==> flow/design.v <==
module alu (
    input               i_clk,
    input               i_rst_n,
    input               i_valid,
    input signed [11:0] i_data_a,
    input signed [11:0] i_data_b,
    input        [2:0]  i_inst,
    output              o_valid,
    output       [11:0] o_data,
    output              o_overflow
);
reg  [11:0] o_data_w, o_data_r;
reg         o_valid_w, o_valid_r;
reg         o_overflow_w, o_overflow_r;
reg  [19:0] data_old;
reg         overflow_old;
wire [12:0] data_add, data_sub, data_mean;
wire [23:0] data_mul;
wire [19:0] data_mul_round;
wire [20:0] data_mac;
wire [11:0] data_a_abs, data_b_abs;
assign o_valid = o_valid_r;
assign o_data = o_data_r;
assign o_overflow = o_overflow_r;
assign data_add = {i_data_a[11], i_data_a} + {i_data_b[11], i_data_b};
assign data_sub = {i_data_a[11], i_data_a} - {i_data_b[11], i_data_b};
assign data_mul = {{12{i_data_a[11]}}, i_data_a} * {{12{i_data_b[11]}}, i_data_b};
assign data_mul_round = {data_mul[23], data_mul[23:5]} + {19'd0, data_mul[4]};
assign data_mac = {data_mul_round[19], data_mul_round} + {data_old[19], data_old};
assign data_mean = data_add >> 1;
assign data_a_abs = i_data_a[11]? ~(i_data_a)+12'd1: i_data_a;
assign data_b_abs = i_data_b[11]? ~(i_data_b)+12'd1: i_data_b;
always@(*) begin
  o_data_w = 12'd0;
  o_valid_w = i_valid;
  o_overflow_w = 1'b0;
  case(i_inst)
    3'b000: begin  
      o_overflow_w = ^data_add[12:11];
      o_data_w = data_add[11:0];
    end
    3'b001: begin  
      o_overflow_w = ^data_sub[12:11];
      o_data_w = data_sub[11:0];
    end
    3'b010: begin  
      o_data_w = data_mul_round[11:0];
      o_overflow_w = ~(data_mul_round[19:11] == 9'b1_1111_1111 | data_mul_round[19:11] == 9'b0_0000_0000);
    end
    3'b011: begin  
      o_data_w = data_mac[11:0]; 
      o_overflow_w = ~(data_mac[20:11] == 10'b11_1111_1111 | data_mac[20:11] == 10'b00_0000_0000) | overflow_old;
    end
    3'b100: begin  
      o_data_w = ~(i_data_a ^ i_data_b);
    end
    3'b101: begin  
      o_data_w = ~i_data_a[11]? i_data_a: 12'd0;
    end
    3'b110: begin  
      o_data_w = data_mean[11:0];
    end
    3'b111: begin  
      o_data_w = (data_a_abs >= data_b_abs)? data_a_abs: data_b_abs;
    end
  endcase
end
always@(posedge i_clk or negedge i_rst_n) begin
  if(~i_rst_n) begin
    o_data_r <= 12'd0;
    o_overflow_r <= 1'b0;
    o_valid_r <= 1'b0;
  end 
  else begin
    o_data_r <= o_data_w;
    o_overflow_r <= o_overflow_w;
    o_valid_r <= o_valid_w;
  end
end
always@(posedge i_clk or negedge i_rst_n) begin
  if(~i_rst_n) begin
    data_old <= 20'd0;
    overflow_old <= 1'b0;
  end
  else if(i_valid) begin
    if(i_inst == 3'b011)begin
      data_old <= {{8{o_data_w[11]}}, o_data_w};
      overflow_old <= o_overflow_w;
    end
    else begin
      data_old <= 20'd0;
      overflow_old <= 1'b0;
    end
  end
end
endmodule
clock: 6.5 ns
lec_check: 0
cap_margin: 15
cell_pad_in_sites_detail_placement: 1
cell_pad_in_sites_global_placement: 2
core_margin: 2
core_utilization: 60
cts_cluster_diameter: 219
gpl_routability_driven: 1
gpl_timing_driven: 1
max_routing_layer: met5
place_density_lb_addon: 0.16
setup_slack_margin: 0.72
slew_margin: 20
run.sh (not shown) runs the stock make flow with config.mk's settings and CLKGATE_MAP_FILE=.
The first run died in 3_1_place_gp_skip_io, error FLW-0024.
Then changed:
==> flow/config.mk (replaced) <==
export PLATFORM = sky130hd
export DESIGN_NAME = alu
export DESIGN_NICKNAME = alu
export VERILOG_FILES = /design/flow/design.v
export SDC_FILE = /design/flow/constraint.sdc
export NUM_CORES = 4
export LEC_CHECK = 0
export CAP_MARGIN = 20
export CELL_PAD_IN_SITES_DETAIL_PLACEMENT = 0
export CELL_PAD_IN_SITES_GLOBAL_PLACEMENT = 0
export CORE_MARGIN = 2
export CORE_UTILIZATION = 33
export CTS_CLUSTER_DIAMETER = 219
export CTS_CLUSTER_SIZE = 100
export GPL_ROUTABILITY_DRIVEN = 1
export GPL_TIMING_DRIVEN = 1
export MAX_ROUTING_LAYER = met5
export SETUP_SLACK_MARGIN = -0.46
export SLEW_MARGIN = 20
==> flow/constraint.sdc (replaced) <==
create_clock -name core_clock -period 9.36 [get_ports {i_clk}]
set_input_delay 1.8720 -clock core_clock [delete_from_list [all_inputs] [get_ports {i_clk}]]
set_output_delay 1.8720 -clock core_clock [all_outputs]
set_load 0.01 [all_outputs]
Effect: The new run finished but fails on negative setup slack; die area increases by 79%; synthesized area is unchanged; synthesized cell count does not change.
Then changed:
--- a/flow/config.mk
+++ b/flow/config.mk
@@ -8,8 +8,7 @@
 export CAP_MARGIN = 20
-export CELL_PAD_IN_SITES_DETAIL_PLACEMENT = 0
+export CELL_PAD_IN_SITES_DETAIL_PLACEMENT = 1
 export CELL_PAD_IN_SITES_GLOBAL_PLACEMENT = 0
 export CORE_MARGIN = 2
-export CORE_UTILIZATION = 33
+export CORE_UTILIZATION = 40
 export CTS_CLUSTER_DIAMETER = 219
-export CTS_CLUSTER_SIZE = 100
 export GPL_ROUTABILITY_DRIVEN = 1
@@ -17,3 +16,3 @@
 export MAX_ROUTING_LAYER = met5
-export SETUP_SLACK_MARGIN = -0.46
+export SETUP_SLACK_MARGIN = -0.3
 export SLEW_MARGIN = 20
- The changed run completed, yet does not pass: negative setup slack
- clock-buffer cell count does not change
- synthesized cell count is unchanged
- clock skew hardly moves
- synthesized area stays the same
- first-iteration DRC count drops by about 6.5%
- critical path depth drops by 1
- routed wire length climbs by about 23%
Then changed:
==> flow/config.mk (replaced) <==
export PLATFORM = sky130hd
export DESIGN_NAME = alu
export DESIGN_NICKNAME = alu
export VERILOG_FILES = /design/flow/design.v
export SDC_FILE = /design/flow/constraint.sdc
export NUM_CORES = 4
export LEC_CHECK = 0
export CAP_MARGIN = 20
export CORE_MARGIN = 2
export CORE_UTILIZATION = 40
export SLEW_MARGIN = 20
==> flow/constraint.sdc (replaced) <==
create_clock -name core_clock -period 9.8 [get_ports {i_clk}]
set_input_delay 1.9600 -clock core_clock [delete_from_list [all_inputs] [get_ports {i_clk}]]
set_output_delay 1.9600 -clock core_clock [all_outputs]
set_load 0.01 [all_outputs]
What happened: Now the flow completed without violations. Cell area came out lower by 2.2%. Clock-buffer cell count stays the same. Setup slack is better by 0.52 ns.

* * *

## job 101
Starts from the design.v that is shown in full above.
Settings: LEC_CHECK=0, ABC_AREA=1, CAP_MARGIN=15, CORE_ASPECT_RATIO=0.9, CORE_MARGIN=2, CORE_UTILIZATION=40, CTS_CLUSTER_DIAMETER=372, GPL_TIMING_DRIVEN=0, HOLD_SLACK_MARGIN=0.28, MIN_ROUTING_LAYER=met1, SLEW_MARGIN=10; clock period 9.65 ns.
What job 102 does differently from job 101 at the input level:
# job 101
export LEC_CHECK = 0
export ABC_AREA = 1
export CAP_MARGIN = 15
export CORE_ASPECT_RATIO = 0.9
export CORE_MARGIN = 2
export CORE_UTILIZATION = 40
export CTS_CLUSTER_DIAMETER = 372
export GPL_TIMING_DRIVEN = 0
export HOLD_SLACK_MARGIN = 0.28
export MIN_ROUTING_LAYER = met1
export SLEW_MARGIN = 10
create_clock -name core_clock -period 9.65 [get_ports {i_clk}]
# job 102
export LEC_CHECK = 0
export ABC_AREA = 0
export CAP_MARGIN = 15
export CELL_PAD_IN_SITES_GLOBAL_PLACEMENT = 1
export CORE_ASPECT_RATIO = 0.68
export CORE_MARGIN = 2
export CORE_UTILIZATION = 40
export CTS_CLUSTER_DIAMETER = 372
export GPL_TIMING_DRIVEN = 1
export HOLD_SLACK_MARGIN = 0.28
export MIN_ROUTING_LAYER = met1
export PLACE_DENSITY_LB_ADDON = 0.09
export SLEW_MARGIN = 10
export TNS_END_PERCENT = 85
create_clock -name core_clock -period 9.65 [get_ports {i_clk}]
--- outcome ---
- From job 102 to job 101, post-synthesis async set-or-reset flop share did not move at all.
- Post-DP HPWL in job 102 vs job 101: down about 4%
- Taking job 101 as the reference, in job 102 endpoint required time on the critical path about even, post-route cell area rose about 11%.
- Against job 101 as the reference, job 102 delivers a higher met3 usage.
- | cell depth of the worst min-delay path | job 102 vs job 101 | 1 lower |
- Against job 101, register-to-register slack in job 102 came out worse.
- Diff job 101..job 102 | residual overflow from global routing | unchanged
- Run comparison: job 101 end of the critical path o_overflow_r; job 102 end of the critical path overflow_old
- Job 102 has post-placement cell area above what job 101 had.
Modified inputs, job 103 compared to job 102
# job 102
export LEC_CHECK = 0
export ABC_AREA = 0
export CAP_MARGIN = 15
export CELL_PAD_IN_SITES_GLOBAL_PLACEMENT = 1
export CORE_ASPECT_RATIO = 0.68
export CORE_MARGIN = 2
export CORE_UTILIZATION = 40
export CTS_CLUSTER_DIAMETER = 372
export GPL_TIMING_DRIVEN = 1
export HOLD_SLACK_MARGIN = 0.28
export MIN_ROUTING_LAYER = met1
export PLACE_DENSITY_LB_ADDON = 0.09
export SLEW_MARGIN = 10
export TNS_END_PERCENT = 85
create_clock -name core_clock -period 9.65 [get_ports {i_clk}]
# job 103
export LEC_CHECK = 0
export CAP_MARGIN = 20
export CORE_MARGIN = 2
export CORE_UTILIZATION = 68
export SLEW_MARGIN = 20
export TNS_END_PERCENT = 30
create_clock -name core_clock -period 9.06 [get_ports {i_clk}]
## What came out
- The layout from job 103, despite a flow that completed every stage, fails the layout checks, with the failing checks listed as negative setup slack.
- Delta (job 103 minus job 102): setup TNS shrank by 1020 ps, final cell count shrank by about 9%.
- Job 103 -> job 102: maximum buffer depth of the clock tree delta 0, exact match
- Job 103: final core utilization is 34 points higher than what job 102 reported.

* * *

// alu: RTL as listed in full above, without the edits since
export LEC_CHECK = 0
export ABC_AREA = 1
export CAP_MARGIN = 5
export CORE_MARGIN = 2
export CORE_UTILIZATION = 65
export CTS_CLUSTER_DIAMETER = 50
export SLEW_MARGIN = 20
export TNS_END_PERCENT = 5
create_clock -name core_clock -period 8.18 [get_ports {i_clk}]
The baseline finished but failed the layout checks on negative setup slack.
Then changed:
Settings changed: ABC_AREA 1 to not set, CAP_MARGIN 5 to 20, CORE_UTILIZATION 65 to 40, CTS_CLUSTER_DIAMETER 50 to not set, TNS_END_PERCENT 5 to not set.
Clock period 8.18 ns to 10.0 ns, I/O delays scaled along.
Outcome:
- With this change the flow went through all stages and came out clean
- synthesized cell count is lower by 23%
- register-to-register slack improved by 1.1 ns
- utilization is lower by 38 points
- non-clock buffer count is lower by 73
- global-route usage is lower by 23 points
Then changed:
Settings changed: CORE_UTILIZATION 40 to 65, CTS_CLUSTER_DIAMETER set to 50, TNS_END_PERCENT set to 5.
Clock period 10.0 ns to 9.42 ns, I/O delays scaled along.
Result: The changed run finished with negative setup slack left; area after synthesis is unchanged; register-to-register slack got worse by 0.53 ns; routed wire length went up by about 1.6%.
Then changed:
Settings changed: ABC_AREA set to 1, CORE_UTILIZATION 65 to 72, CTS_CLUSTER_DIAMETER 50 to not set, TNS_END_PERCENT 5 to not set.
Clock period 9.42 ns to 7.69 ns, I/O delays scaled along.
=>
- With this change the flow stopped in 4_1_cts on DPL-0038
- synthesized area rose by about 8%
- die area fell by 2.3%
- synthesized cell count rose by about 30%
